==> inputs of try-delta <==
## milestone1
module milestone1 (
	input logic CLOCK_50_I,                    
	input logic resetn,
	input  logic            M1_en,
	output  logic            M1_end,
	output logic   [17:0]   SRAM_address,
	input  logic   [15:0]   SRAM_read_data,
	output logic   [15:0]   SRAM_write_data,
	output logic            SRAM_we_n
);
clock: 9.26 ns
lec_check: 0
cap_margin: 20
core_margin: 2
core_utilization: 70
cts_cluster_diameter: 235
cts_cluster_size: 79
hold_slack_margin: -0.09
max_routing_layer: met4
place_density_lb_addon: 0.02
setup_slack_margin: 2.47
slew_margin: 20
tns_end_percent: 5
run.sh (not shown) runs the stock make flow with config.mk's settings and CLKGATE_MAP_FILE=.
==> try-cedar (differences from try-delta) <==
==> flow/config.mk (replaced) <==
export PLATFORM = sky130hd
export DESIGN_NAME = milestone1
export DESIGN_NICKNAME = milestone1
export VERILOG_FILES = /design/flow/design.v
export SDC_FILE = /design/flow/constraint.sdc
export NUM_CORES = 4
export LEC_CHECK = 0
export CAP_MARGIN = 20
export CORE_MARGIN = 2
export CORE_UTILIZATION = 64
export SLEW_MARGIN = 20
==> flow/constraint.sdc (replaced) <==
create_clock -name core_clock -period 10.9 [get_ports {CLOCK_50_I}]
set_input_delay 2.1800 -clock core_clock [delete_from_list [all_inputs] [get_ports {CLOCK_50_I}]]
set_output_delay 2.1800 -clock core_clock [all_outputs]
set_load 0.01 [all_outputs]
==> try-yarrow (differences from try-delta) <==
==> flow/config.mk (replaced) <==
export PLATFORM = sky130hd
export DESIGN_NAME = milestone1
export DESIGN_NICKNAME = milestone1
export VERILOG_FILES = /design/flow/design.v
export SDC_FILE = /design/flow/constraint.sdc
export NUM_CORES = 4
export LEC_CHECK = 0
export CAP_MARGIN = 15
export CORE_MARGIN = 2
export CORE_UTILIZATION = 65
export SLEW_MARGIN = 20
export TNS_END_PERCENT = 10
==> flow/constraint.sdc (replaced) <==
create_clock -name core_clock -period 8.48 [get_ports {CLOCK_50_I}]
set_input_delay 1.6960 -clock core_clock [delete_from_list [all_inputs] [get_ports {CLOCK_50_I}]]
set_output_delay 1.6960 -clock core_clock [all_outputs]
set_load 0.01 [all_outputs]
==> results <==
Count of final setup violators: try-cedar 0; try-delta -; try-yarrow 158
Pre-Place Util: try-cedar 0.648; try-delta 0.707; try-yarrow 0.658
Outcome: try-cedar finished clean; try-delta aborted with a tool error; try-yarrow finished with violations
Last stage reached: try-cedar -; try-delta global routing; try-yarrow -
Layout check failures: try-cedar -; try-delta -; try-yarrow setup timing
Number of DRC markers after the initial detailed-route iteration: try-cedar 5864; try-delta -; try-yarrow 9856
Launch point of the critical path: try-cedar state[4]; try-delta -; try-yarrow state[4]
Critical path depth: try-cedar 46; try-delta -; try-yarrow 43
Clock Buffer Count: try-cedar 98; try-delta -; try-yarrow 107
Arrival time of data at the critical path endpoint: try-cedar 11180 ps; try-delta -; try-yarrow 11160 ps
Number of diodes added for antenna fixing: try-cedar 8; try-delta -; try-yarrow 20
Iteration tally of the first detailed-router pass: try-cedar 8; try-delta -; try-yarrow 17
Upper clock frequency limit: try-cedar 94.6 MHz; try-delta -; try-yarrow 94.5 MHz
Wire length on met3: try-cedar 20.6 mm; try-delta -; try-yarrow 32.3 mm
Synth-to-layout area growth: try-cedar 10.0%; try-delta -; try-yarrow 32.0%

==> inputs of job 232 <==
milestone1 again, from the RTL that the note above started with.
==> flow/config.mk <==
export PLATFORM = sky130hd
export DESIGN_NAME = milestone1
export DESIGN_NICKNAME = milestone1
export VERILOG_FILES = /design/flow/design.v
export SDC_FILE = /design/flow/constraint.sdc
export NUM_CORES = 4
export LEC_CHECK = 0
export ABC_AREA = 0
export CAP_MARGIN = 30
export CORE_MARGIN = 2
export CORE_UTILIZATION = 68
export CTS_CLUSTER_DIAMETER = 156
export CTS_CLUSTER_SIZE = 29
export MAX_ROUTING_LAYER = met4
export SETUP_SLACK_MARGIN = 2.24
export SLEW_MARGIN = 5
==> flow/constraint.sdc <==
create_clock -name core_clock -period 7.71 [get_ports {CLOCK_50_I}]
set_input_delay 1.5420 -clock core_clock [delete_from_list [all_inputs] [get_ports {CLOCK_50_I}]]
set_output_delay 1.5420 -clock core_clock [all_outputs]
set_load 0.01 [all_outputs]
==> inputs of job 8789, as changes to job 232 <==
Settings changed: ABC_AREA 0 to default, CAP_MARGIN 30 to 20, CORE_UTILIZATION 68 to 40, CTS_CLUSTER_DIAMETER 156 to default, CTS_CLUSTER_SIZE 29 to default, MAX_ROUTING_LAYER met4 to default, SETUP_SLACK_MARGIN 2.24 to default, SLEW_MARGIN 5 to 20.
==> flow/constraint.sdc (replaced) <==
create_clock -name core_clock -period 12.5 [get_ports {CLOCK_50_I}]
set_input_delay 2.5000 -clock core_clock [delete_from_list [all_inputs] [get_ports {CLOCK_50_I}]]
set_output_delay 2.5000 -clock core_clock [all_outputs]
set_load 0.01 [all_outputs]
==> comparison table <==
Post-synth top flop: job 8789 sky130_fd_sc_hd__dfrtp_1; job 232 sky130_fd_sc_hd__dfrtp_1
CTS hold repair buffers: job 8789 0; job 232 0
Total half-perimeter wirelength after legalization and detailed placement: job 8789 147 mm; job 232 175 mm
H-tree depth: job 8789 3; job 232 1
Post-synthesis share of cell area spent on and, or, nand and nor gates: job 8789 0.143; job 232 0.143
Result of the run: job 8789 timing/DRC/antenna clean; job 232 did not finish
Stage where the flow stopped: job 8789 -; job 232 5_1_grt
Post-DP Area: job 8789 65900 um^2; job 232 77200 um^2
Gpl congestion: job 8789 0.998; job 232 1.06
Adders+Majority by Area: job 8789 0.249; job 232 0.249
Floorplan Utilization: job 8789 0.402; job 232 0.685
Floorplan die width: job 8789 400 um; job 232 308 um
Xor-xnor portion of the synthesized cell area: job 8789 0.0614; job 232 0.0614
Placeable core region: job 8789 156000 um^2; job 232 91500 um^2
Die area: job 8789 160000 um^2; job 232 94700 um^2
Cell Count Post-Placement: job 8789 9236; job 232 9807
Total CTS buffers: job 8789 76; job 232 25
Post CTS Setup Buffer Count: job 8789 0; job 232 144
Worst slack at placement: job 8789 722 ps; job 232 -2510 ps
Die height: job 8789 400 um; job 232 308 um
Average cell area after synthesis: job 8789 8.56 um^2; job 232 8.56 um^2
Most common cell in the netlist: job 8789 sky130_fd_sc_hd__inv_1; job 232 sky130_fd_sc_hd__inv_1
Post-cts sizing count: job 8789 0; job 232 431
FP Rows: job 8789 145; job 232 111
